==> branch willow: inputs <==
==> flow/design.v <==
module adc_interface (
    input wire clk,
    input wire rst_n,
    input wire [11:0] adc_data,
    input wire adc_valid,
    output reg [11:0] voltage_fb,
    output reg data_ready
);
    always @(posedge clk or negedge rst_n) begin
        if (!rst_n) begin
            voltage_fb <= 12'd0;
            data_ready <= 1'b0;
        end else begin
            if (adc_valid) begin
                voltage_fb <= adc_data;
                data_ready <= 1'b1;
            end else begin
                data_ready <= 1'b0;
            end
        end
    end
endmodule
module pid_controller #(
    parameter DATA_WIDTH = 12,
    parameter KP = 16'd100,
    parameter KI = 16'd10,
    parameter KD = 16'd5,
    parameter SETPOINT = 12'd2048
)(
    input wire clk,
    input wire rst_n,
    input wire [DATA_WIDTH-1:0] feedback,
    input wire fb_valid,
    output reg [9:0] control_out,
    output reg out_valid
);
    reg signed [DATA_WIDTH:0] error;
    reg signed [DATA_WIDTH:0] prev_error;
    reg signed [31:0] integral;
    reg signed [DATA_WIDTH:0] derivative;
    reg signed [31:0] p_term, i_term, d_term;
    reg signed [31:0] pid_sum;
    always @(posedge clk or negedge rst_n) begin
        if (!rst_n) begin
            error <= 0;
            prev_error <= 0;
            integral <= 0;
            derivative <= 0;
            p_term <= 0;
            i_term <= 0;
            d_term <= 0;
            pid_sum <= 0;
            control_out <= 10'd512;
            out_valid <= 1'b0;
        end else if (fb_valid) begin
            error <= SETPOINT - feedback;
            prev_error <= error;
            if (integral + error > 32'sd100000)
                integral <= 32'sd100000;
            else if (integral + error < -32'sd100000)
                integral <= -32'sd100000;
            else
                integral <= integral + error;
            derivative <= error - prev_error;
            p_term <= ($signed({16'd0, KP}) * error) >>> 8;
            i_term <= ($signed({16'd0, KI}) * integral) >>> 16;
            d_term <= ($signed({16'd0, KD}) * derivative) >>> 8;
            pid_sum <= p_term + i_term + d_term + 32'sd512;
            if (pid_sum > 32'sd1023)
                control_out <= 10'd1023;
            else if (pid_sum < 32'sd0)
                control_out <= 10'd0;
            else
                control_out <= pid_sum[9:0];
            out_valid <= 1'b1;
        end else begin
            out_valid <= 1'b0;
        end
    end
endmodule
module pwm_generator #(
    parameter CLK_FREQ = 100_000_000,
    parameter PWM_FREQ = 100_000,
    parameter PWM_RESOLUTION = 10
)(
    input wire clk,
    input wire rst_n,
    input wire [PWM_RESOLUTION-1:0] duty_cycle,
    output reg pwm_out
);
    localparam COUNTER_MAX = CLK_FREQ / PWM_FREQ;
    reg [$clog2(COUNTER_MAX)-1:0] counter;
    reg [PWM_RESOLUTION-1:0] duty_reg;
    reg [PWM_RESOLUTION-1:0] compare_val;
    always @(posedge clk or negedge rst_n) begin
        if (!rst_n) begin
            counter <= 0;
            duty_reg <= 0;
            compare_val <= 0;
            pwm_out <= 1'b0;
        end else begin
            if (counter < COUNTER_MAX - 1) begin
                counter <= counter + 1;
            end else begin
                counter <= 0;
                duty_reg <= duty_cycle;
            end
            compare_val <= (duty_reg * COUNTER_MAX) >> PWM_RESOLUTION;
            pwm_out <= (counter < compare_val) ? 1'b1 : 1'b0;
        end
    end
endmodule
module buck_converter_top #(
    parameter CLK_FREQ = 100_000_000,
    parameter PWM_FREQ = 100_000,
    parameter V_REF = 12'd2048,
    parameter KP = 16'd100,
    parameter KI = 16'd10,
    parameter KD = 16'd5
)(
    input wire clk,
    input wire rst_n,
    input wire [11:0] adc_data,
    input wire adc_valid,
    output wire pwm_out,
    output wire [11:0] voltage_monitor,
    output wire [9:0] duty_cycle_monitor
);
    wire [11:0] voltage_fb;
    wire adc_ready;
    wire [9:0] duty_cycle;
    wire pid_valid;
    adc_interface adc_if (
        .clk(clk),
        .rst_n(rst_n),
        .adc_data(adc_data),
        .adc_valid(adc_valid),
        .voltage_fb(voltage_fb),
        .data_ready(adc_ready)
    );
    pid_controller #(
        .DATA_WIDTH(12),
        .KP(KP),
        .KI(KI),
        .KD(KD),
        .SETPOINT(V_REF)
    ) pid_ctrl (
        .clk(clk),
        .rst_n(rst_n),
        .feedback(voltage_fb),
        .fb_valid(adc_ready),
        .control_out(duty_cycle),
        .out_valid(pid_valid)
    );
    pwm_generator #(
        .CLK_FREQ(CLK_FREQ),
        .PWM_FREQ(PWM_FREQ),
        .PWM_RESOLUTION(10)
    ) pwm_gen (
        .clk(clk),
        .rst_n(rst_n),
        .duty_cycle(duty_cycle),
        .pwm_out(pwm_out)
    );
    assign voltage_monitor = voltage_fb;
    assign duty_cycle_monitor = duty_cycle;
endmodule
==> flow/run.sh <==
#!/bin/bash
# the make line also repeats each setting of config.mk as NAME=value (left out here)
make -C /OpenROAD-flow-scripts/flow DESIGN_CONFIG=/design/flow/config.mk WORK_HOME=/design/flow/orfs CLKGATE_MAP_FILE= finish
==> flow/config.mk <==
export PLATFORM = sky130hd
export DESIGN_NAME = buck_converter_top
export DESIGN_NICKNAME = buck_converter_top
export VERILOG_FILES = /design/flow/design.v
export SDC_FILE = /design/flow/constraint.sdc
export NUM_CORES = 4
export LEC_CHECK = 0
export CAP_MARGIN = 30
export CELL_PAD_IN_SITES_GLOBAL_PLACEMENT = 3
export CORE_ASPECT_RATIO = 0.74
export CORE_MARGIN = 2
export CORE_UTILIZATION = 55
export GPL_ROUTABILITY_DRIVEN = 0
export GPL_TIMING_DRIVEN = 0
export PLACE_DENSITY_LB_ADDON = 0.22
export SETUP_SLACK_MARGIN = 0.69
export SLEW_MARGIN = 20
==> flow/constraint.sdc <==
create_clock -name core_clock -period 4.43 [get_ports {clk}]
set_input_delay 0.8860 -clock core_clock [delete_from_list [all_inputs] [get_ports {clk}]]
set_output_delay 0.8860 -clock core_clock [all_outputs]
set_load 0.01 [all_outputs]
==> branch cedar (differences from branch willow) <==
CAP_MARGIN = 20   (was 30)
CELL_PAD_IN_SITES_GLOBAL_PLACEMENT = default   (was 3)
CORE_ASPECT_RATIO = default   (was 0.74)
CORE_UTILIZATION = 66   (was 55)
GPL_ROUTABILITY_DRIVEN = default   (was 0)
GPL_TIMING_DRIVEN = default   (was 0)
PLACE_DENSITY_LB_ADDON = default   (was 0.22)
SETUP_SLACK_MARGIN = default   (was 0.69)
==> flow/constraint.sdc (replaced) <==
create_clock -name core_clock -period 4.75 [get_ports {clk}]
set_input_delay 0.9500 -clock core_clock [delete_from_list [all_inputs] [get_ports {clk}]]
set_output_delay 0.9500 -clock core_clock [all_outputs]
set_load 0.01 [all_outputs]
==> notes <==
Branch willow stopped in global placement without I/O (3_1_place_gp_skip_io) (FLW-0024). Branch cedar produced a clean layout.
Against branch cedar, the die size of branch willow is larger by 20%.
In area after synthesis, branch cedar and branch willow do not differ.
Synthesized cell count is the same in branch willow and branch cedar.
==> figures <==
quantity	branch cedar	branch willow
Placement Rows	56	53
Distinct lib cells used	80	80
Core region area	23500 µm²	28300 µm²
Post-synthesis area per instance	9.58 µm²	9.58 µm²
Run status	complete, no violations	did not finish
Last stage reached	-	global placement without I/O (3_1_place_gp_skip_io)
Die Size	25100 µm²	30100 µm²
Width of the die	159 µm	201 µm
Synthesized-area fraction occupied by adder cells	25.4%	25.4%
Height of the die	159 µm	150 µm
Yosys stat chip area	15800 µm²	15800 µm²
Fp_density	67.2%	55.7%
Synth Warn #	3	3
Proportion of register bits with asynchronous set or reset after synthesis	100%	100%
Number of enable flip-flop cells	0	0
XORs/XNORs by Area	6.17%	6.17%
Floorplan Nets	1945	1945
